Setup of v36:
## timer_top
module timer_top (
	input  wire sys_clk,
	input  wire sys_rst_n,
	input  wire tim_psel,
	input  wire tim_penable,
	input  wire tim_pwrite,
	input  wire [11:0] tim_paddr,
	input  wire [31:0] tim_pwdata,
	input  wire [3:0]  tim_pstrb,
	output wire [31:0] tim_prdata,
	output wire tim_pslverr,
	output wire tim_pready,
	output wire tim_int,
	input  wire dbg_mode
);
	wire wr_en;
	wire rd_en;
	wire timer_en;
	wire div_en;
	wire [3:0]  div_val;
	wire [63:0] cnt_tdr;
	wire cnt_tdr_en;
	wire cnt_clr;
	wire timer_en_nedge;
	wire [63:0] count;
	wire cnt_update;
	wire halt_en;
	apb_slave apb_slave_u(
		.sys_clk        (sys_clk        ),
		.sys_rst_n      (sys_rst_n      ),
		.tim_psel       (tim_psel       ),
		.tim_penable    (tim_penable    ),
		.tim_pwrite     (tim_pwrite     ),
		.tim_pready     (tim_pready     ),
		.wr_en          (wr_en          ),
		.rd_en          (rd_en          )
	);	
	register register_u (
		.sys_clk        (sys_clk        ),
		.sys_rst_n      (sys_rst_n      ),
		.wr_en          (wr_en          ),
		.rd_en          (rd_en          ),
		.tim_paddr      (tim_paddr      ),
  ...
Size: ~210 flip-flops, about 89 I/O pins, about 13,000 um^2 of cells after synthesis.
export LEC_CHECK = 0
export CAP_MARGIN = 20
export CORE_MARGIN = 2
export CORE_UTILIZATION = 72
export CTS_CLUSTER_DIAMETER = 202
export CTS_CLUSTER_SIZE = 14
export PLACE_DENSITY = 0.6
export SLEW_MARGIN = 20
create_clock -name core_clock -period 3.33 [get_ports {sys_clk}]
run.sh (not shown) runs the stock make flow with config.mk's settings and CLKGATE_MAP_FILE=.
In v36 the implementation completed, yet the final layout does not meet the checks, the culprit being negative setup slack.
> inputs changed (v36 -> v38)
Settings: swapping 202 for 105 in CTS_CLUSTER_DIAMETER; putting ABC_AREA at 1 where nothing was set; clearing PLACE_DENSITY, which used to be 0.6; putting PLACE_DENSITY_LB_ADDON at 0.28 where nothing was set; swapping 14 for 74 in CTS_CLUSTER_SIZE; putting SETUP_SLACK_MARGIN at 0.82 where nothing was set; swapping 3.33 for 3.25 in the clock period (ns, I/O delays scaled along).
## What came out
v38 did not run to completion, as it errored out during 5_1_grt. Between v36 and v38, the flow reports final weighted congestion in routability-driven placement increasing by more than a quarter. v38 vs. v36: cell resize tally after clock tree synthesis went up by 68%, post-synthesis cell area went up by about 16%, die area went up by 16%, area of the placeable core went up by 3000 um^2. v38 gives more post-placement cell count than v36 did.
The following lists how v14 was set up differently from v38:
Settings: CTS_CLUSTER_DIAMETER removed (was 105); PLACE_DENSITY_LB_ADDON removed (was 0.28); CORE_UTILIZATION changed from 72 to 40; ABC_AREA removed (was 1); PLACE_DENSITY newly set to 0.6; SETUP_SLACK_MARGIN removed (was 0.82); CTS_CLUSTER_SIZE removed (was 74); the clock period (ns, I/O delays scaled along) changed from 3.25 to 5.72.
==> comparison <==
v14 went all the way through the flow, and no timing, DRC or antenna check failed.
Looking only at post-CTS setup buffer count, and setting everything else aside, the higher value of v38 and v14 goes to v38.
In v14 the area reported by Yosys stat turned out about 14% lower than in v38.
For adder-cell share of the synthesized area, v14 and v38 come out practically identical.
Initial core utilization for v14: 33 points down relative to v38
The inputs of v28 differ from those of v14 as listed below.
Settings: CORE_UTILIZATION now 72, was 40; CAP_MARGIN now 5, was 20; SETUP_SLACK_MARGIN now 0.44, previously not set; CTS_CLUSTER_DIAMETER now 105, previously not set; the clock period (ns, I/O delays scaled along) now 3.18, was 5.72.
==> results <==
- Summary of v28 over v14: number of buffers inserted to repair setup after CTS now sits higher; weighted congestion reported at the end of routability-driven placement now larger; cell count after placement fell 157.
- v14 → v28: number of CTS-inserted buffers now sits lower, y dimension of the die decreased about 25%.
- Status(v28) = ERROR, stage = 5_1_grt

========
timer_top again, from the RTL that the note above started with.
## timer_top
module timer_top (
	input  wire sys_clk,
	input  wire sys_rst_n,
	input  wire tim_psel,
	input  wire tim_penable,
	input  wire tim_pwrite,
	input  wire [11:0] tim_paddr,
	input  wire [31:0] tim_pwdata,
	input  wire [3:0]  tim_pstrb,
	output wire [31:0] tim_prdata,
	output wire tim_pslverr,
	output wire tim_pready,
	output wire tim_int,
	input  wire dbg_mode
);
clock: 6.13 ns
lec_check: 0
abc_area: 1
cap_margin: 20
core_margin: 2
core_utilization: 22
cts_cluster_size: 61
gpl_timing_driven: 1
min_routing_layer: met1
place_density_lb_addon: 0.26
setup_slack_margin: 0.69
slew_margin: 35
tns_end_percent: 50
The first run completed with no timing, DRC or antenna violations.
Rerun with:
==> flow/config.mk (replaced) <==
export PLATFORM = sky130hd
export DESIGN_NAME = timer_top
export DESIGN_NICKNAME = timer_top
export VERILOG_FILES = /design/flow/design.v
export SDC_FILE = /design/flow/constraint.sdc
export NUM_CORES = 4
export LEC_CHECK = 0
export CAP_MARGIN = 20
export CORE_MARGIN = 2
export CORE_UTILIZATION = 52
export PLACE_DENSITY = 0.6
export SLEW_MARGIN = 20
==> flow/constraint.sdc (replaced) <==
create_clock -name core_clock -period 7.14 [get_ports {sys_clk}]
set_input_delay 1.4280 -clock core_clock [delete_from_list [all_inputs] [get_ports {sys_clk}]]
set_output_delay 1.4280 -clock core_clock [all_outputs]
set_load 0.01 [all_outputs]
The new run passed the timing, DRC and antenna checks.
Clock-buffer cell count went down by 2.
Non-clock buffer count went down by 9.
Critical path depth went down by 3.
Clock power went down by about 17%.
Synthesized area went down by 14%.
Worst hold slack improves by 0.033 ns.
Core utilization went up by 35 points.
Total power went down by about 16%.
Rerun with:
--- a/flow/config.mk
+++ b/flow/config.mk
@@ -10 +10,2 @@
-export CORE_UTILIZATION = 52
+export CORE_UTILIZATION = 70
+export CTS_CLUSTER_SIZE = 14
==> flow/constraint.sdc (replaced) <==
create_clock -name core_clock -period 3.9 [get_ports {sys_clk}]
set_input_delay 0.7800 -clock core_clock [delete_from_list [all_inputs] [get_ports {sys_clk}]]
set_output_delay 0.7800 -clock core_clock [all_outputs]
set_load 0.01 [all_outputs]
The new run finished but fails on negative setup slack.
Clock skew grows by 0.013 ns.
Wire length grows by 0.63%.
Sequential share of layout area decreases by 0.73 points.
Rerun with:
--- a/flow/config.mk
+++ b/flow/config.mk
@@ -10,2 +10 @@
-export CORE_UTILIZATION = 70
-export CTS_CLUSTER_SIZE = 14
+export CORE_UTILIZATION = 36
==> flow/constraint.sdc (replaced) <==
create_clock -name core_clock -period 5.72 [get_ports {sys_clk}]
set_input_delay 1.1440 -clock core_clock [delete_from_list [all_inputs] [get_ports {sys_clk}]]
set_output_delay 1.1440 -clock core_clock [all_outputs]
set_load 0.01 [all_outputs]
=> Now the flow completed without violations. Combinational power fell by 34%. Clock power fell by 32%. Worst setup slack gets better by 0.57 ns.

========
== run 1 ==
Starting RTL as in the previous note.
clock: 8.45 ns
lec_check: 0
cap_margin: 20
cell_pad_in_sites_detail_placement: 1
core_aspect_ratio: 0.51
core_margin: 2
core_utilization: 53
cts_cluster_diameter: 39
cts_cluster_size: 45
gpl_routability_driven: 0
min_routing_layer: met1
place_density: 0.6
setup_slack_margin: -0.27
slew_margin: 20
### run 1 -> run 2
- PLACE_DENSITY_LB_ADDON now 0.15, previously not set
- GPL_ROUTABILITY_DRIVEN now 1, was 0
- PLACE_DENSITY no longer set, was 0.6
## What came out
Changes observed in run 2 relative to run 1: relative contribution of the clock network to total power fell by 1.6 points; relative area change from synthesis to final layout fell by 0.61 points; cell-internal power fell by about 3.3%; fraction of area in multi-input gates rose by 0.22 points. There was hardly any difference in area of the multi-input gates between run 2 and run 1. Global-route usage ends up higher on run 2. Run 1 was larger in final cell area than run 2. Compared with run 1, run 2 shows a slew of the pin with the lowest slew margin that is 150 ps higher. Compared to run 1, the router laid down more metal wire for run 2.
diff inputs: run 2 => run 3
- removing GPL_ROUTABILITY_DRIVEN (formerly 1)
- changing CTS_CLUSTER_SIZE from 45 to 94
- removing MIN_ROUTING_LAYER (formerly met1)
- removing CORE_ASPECT_RATIO (formerly 0.51)
- setting PLACE_DENSITY to 0.6 for the first time
- removing PLACE_DENSITY_LB_ADDON (formerly 0.15)
- changing CORE_UTILIZATION from 53 to 58
- removing CTS_CLUSTER_DIAMETER (formerly 39)
- removing CELL_PAD_IN_SITES_DETAIL_PLACEMENT (formerly 1)
- removing SETUP_SLACK_MARGIN (formerly -0.27)
- setting ABC_AREA to 1 for the first time
- changing the clock period (ns, I/O delays scaled along) from 8.45 to 4.14
Results
Taking run 2 as the reference, in run 3 amount of wire on met2 after detailed routing saw an increase; combinational group share of total power rose by 0.8 points; fill cell instance count of the final layout saw a decrease. Number of standard cells reported by yosys: run 3 and run 2 compared, lower one is run 2. In run 3 relative to run 2, post-synthesis instance area had gone up by more than 10%. Run 3 falls short of run 2 in worst setup slack before clock tree synthesis. Final core area utilization: run 3 > run 2. When run 3 is measured against run 2, its worst path setup slack after routing turns out 1790 ps lower. Sort run 3 and run 2 by wire length per cell after detailed routing asc -> top: run 3.

========
timer_top again, from the RTL that the note above started with.
==> flow/design.v (excerpt) <==
module timer_top (
	input  wire sys_clk,
	input  wire sys_rst_n,
	input  wire tim_psel,
	input  wire tim_penable,
	input  wire tim_pwrite,
	input  wire [11:0] tim_paddr,
	input  wire [31:0] tim_pwdata,
	input  wire [3:0]  tim_pstrb,
	output wire [31:0] tim_prdata,
	output wire tim_pslverr,
	output wire tim_pready,
	output wire tim_int,
	input  wire dbg_mode
);
	wire wr_en;
	wire rd_en;
	wire timer_en;
	wire div_en;
	wire [3:0]  div_val;
	wire [63:0] cnt_tdr;
	wire cnt_tdr_en;
	wire cnt_clr;
	wire timer_en_nedge;
	wire [63:0] count;
	wire cnt_update;
	wire halt_en;
	apb_slave apb_slave_u(
		.sys_clk        (sys_clk        ),
		.sys_rst_n      (sys_rst_n      ),
		.tim_psel       (tim_psel       ),
		.tim_penable    (tim_penable    ),
		.tim_pwrite     (tim_pwrite     ),
		.tim_pready     (tim_pready     ),
		.wr_en          (wr_en          ),
		.rd_en          (rd_en          )
	);	
	register register_u (
		.sys_clk        (sys_clk        ),
		.sys_rst_n      (sys_rst_n      ),
		.wr_en          (wr_en          ),
		.rd_en          (rd_en          ),
		.tim_paddr      (tim_paddr      ),
		.tim_pwdata     (tim_pwdata     ),
		.tim_prdata     (tim_prdata     ),
		.tim_pstrb      (tim_pstrb      ),
		.tim_pslverr    (tim_pslverr    ),
		.tim_int        (tim_int        ),
		.dbg_mode       (dbg_mode       ),
		.timer_en       (timer_en       ),
  ...
==> flow/config.mk <==
export PLATFORM = sky130hd
export DESIGN_NAME = timer_top
export DESIGN_NICKNAME = timer_top
export VERILOG_FILES = /design/flow/design.v
export SDC_FILE = /design/flow/constraint.sdc
export NUM_CORES = 4
export LEC_CHECK = 0
export CAP_MARGIN = 20
export CELL_PAD_IN_SITES_DETAIL_PLACEMENT = 1
export CORE_MARGIN = 2
export CORE_UTILIZATION = 40
export CTS_CLUSTER_DIAMETER = 332
export GPL_ROUTABILITY_DRIVEN = 1
export HOLD_SLACK_MARGIN = 0.15
export MIN_ROUTING_LAYER = met2
export SETUP_SLACK_MARGIN = -0.12
export SLEW_MARGIN = 20
export TNS_END_PERCENT = 45
==> flow/constraint.sdc <==
create_clock -name core_clock -period 6.5 [get_ports {sys_clk}]
set_input_delay 1.3000 -clock core_clock [delete_from_list [all_inputs] [get_ports {sys_clk}]]
set_output_delay 1.3000 -clock core_clock [all_outputs]
set_load 0.01 [all_outputs]
The starting point ran to the end with no violations.
Then changed:
--- a/flow/config.mk
+++ b/flow/config.mk
@@ -6,12 +6,15 @@
 export NUM_CORES = 4
 export LEC_CHECK = 0
-export CAP_MARGIN = 20
+export CAP_MARGIN = 35
 export CELL_PAD_IN_SITES_DETAIL_PLACEMENT = 1
+export CELL_PAD_IN_SITES_GLOBAL_PLACEMENT = 3
 export CORE_MARGIN = 2
-export CORE_UTILIZATION = 40
+export CORE_UTILIZATION = 47
 export CTS_CLUSTER_DIAMETER = 332
+export CTS_CLUSTER_SIZE = 21
 export GPL_ROUTABILITY_DRIVEN = 1
 export HOLD_SLACK_MARGIN = 0.15
 export MIN_ROUTING_LAYER = met2
+export PLACE_DENSITY_LB_ADDON = 0.06
 export SETUP_SLACK_MARGIN = -0.12
 export SLEW_MARGIN = 20
Result: Power fell by 17%; die area came out lower by 15%; wire length stays flat; core utilization goes up by 7.0 points; register-to-register slack is worse by 0.20 ns; cell count drops by 4.1%; design area falls by 2.2%; hold slack is better by 0.028 ns; first-iteration DRC count fell by about 15%.
Then changed:
==> flow/config.mk (replaced) <==
export PLATFORM = sky130hd
export DESIGN_NAME = timer_top
export DESIGN_NICKNAME = timer_top
export VERILOG_FILES = /design/flow/design.v
export SDC_FILE = /design/flow/constraint.sdc
export NUM_CORES = 4
export LEC_CHECK = 0
export CAP_MARGIN = 20
export CORE_MARGIN = 2
export CORE_UTILIZATION = 40
export PLACE_DENSITY = 0.6
export SLEW_MARGIN = 20
After rerunning: Via count falls by about 30%; clock power came out higher by 43%; cell count rose by 4.2%; die area is higher by about 17%; non-clock buffer count goes down by 10; final area climbs by about 2%; hold slack gets worse by 0.041 ns; setup slack loses 0.014 ns.
Then changed:
--- a/flow/config.mk
+++ b/flow/config.mk
@@ -6,7 +6,9 @@
 export NUM_CORES = 4
 export LEC_CHECK = 0
-export CAP_MARGIN = 20
+export CAP_MARGIN = 5
 export CORE_MARGIN = 2
-export CORE_UTILIZATION = 40
-export PLACE_DENSITY = 0.6
+export CORE_UTILIZATION = 72
+export CTS_CLUSTER_DIAMETER = 105
+export PLACE_DENSITY = 0.37
+export SETUP_SLACK_MARGIN = 0.22
 export SLEW_MARGIN = 20
==> flow/constraint.sdc (replaced) <==
create_clock -name core_clock -period 3.18 [get_ports {sys_clk}]
set_input_delay 0.6360 -clock core_clock [delete_from_list [all_inputs] [get_ports {sys_clk}]]
set_output_delay 0.6360 -clock core_clock [all_outputs]
set_load 0.01 [all_outputs]
After rerunning:
- die size decreases by well over a third
- global-route usage went up by 24 points
- core utilization rose by 44 points
- clock skew barely changes
- count of clock-buffer cells in the layout fell by 5
- wire length grows by about a fifth
- clock power climbs by well over a third
Then changed:
==> flow/config.mk (replaced) <==
export PLATFORM = sky130hd
export DESIGN_NAME = timer_top
export DESIGN_NICKNAME = timer_top
export VERILOG_FILES = /design/flow/design.v
export SDC_FILE = /design/flow/constraint.sdc
export NUM_CORES = 4
export LEC_CHECK = 0
export CAP_MARGIN = 20
export CORE_MARGIN = 2
export CORE_UTILIZATION = 40
export PLACE_DENSITY = 0.6
export SLEW_MARGIN = 20
==> flow/constraint.sdc (replaced) <==
create_clock -name core_clock -period 7.12 [get_ports {sys_clk}]
set_input_delay 1.4240 -clock core_clock [delete_from_list [all_inputs] [get_ports {sys_clk}]]
set_output_delay 1.4240 -clock core_clock [all_outputs]
set_load 0.01 [all_outputs]
The new run finished clean.
Global-route usage came out lower by 24 points.
Cell count came out higher by a little under a tenth.
Setup slack gets better by 1.1 ns.
Routed wire length falls by about a fifth.
Sequential power went down by well over a third.
Sequential share of layout area rises by 2.5 points.
Design area goes down by a little under a tenth.
Then changed:
--- a/flow/config.mk
+++ b/flow/config.mk
@@ -8,5 +8,6 @@
 export CAP_MARGIN = 20
 export CORE_MARGIN = 2
-export CORE_UTILIZATION = 40
-export PLACE_DENSITY = 0.6
+export CORE_UTILIZATION = 72
+export CTS_CLUSTER_DIAMETER = 105
+export PLACE_DENSITY_LB_ADDON = 0.28
 export SLEW_MARGIN = 20
==> flow/constraint.sdc (replaced) <==
create_clock -name core_clock -period 3.25 [get_ports {sys_clk}]
set_input_delay 0.6500 -clock core_clock [delete_from_list [all_inputs] [get_ports {sys_clk}]]
set_output_delay 0.6500 -clock core_clock [all_outputs]
set_load 0.01 [all_outputs]
Result: Now the flow finished but failed the layout checks on setup timing; clock power increases to 2.5 times its value; power increases by 140%; global-route usage increases by 24 points; design area increases by 5.3%; routed wire length increases by 15%; die area decreases by 44%; synthesized area is unchanged.
Power figures rest on the tool's default switching activity, not on a simulated workload.
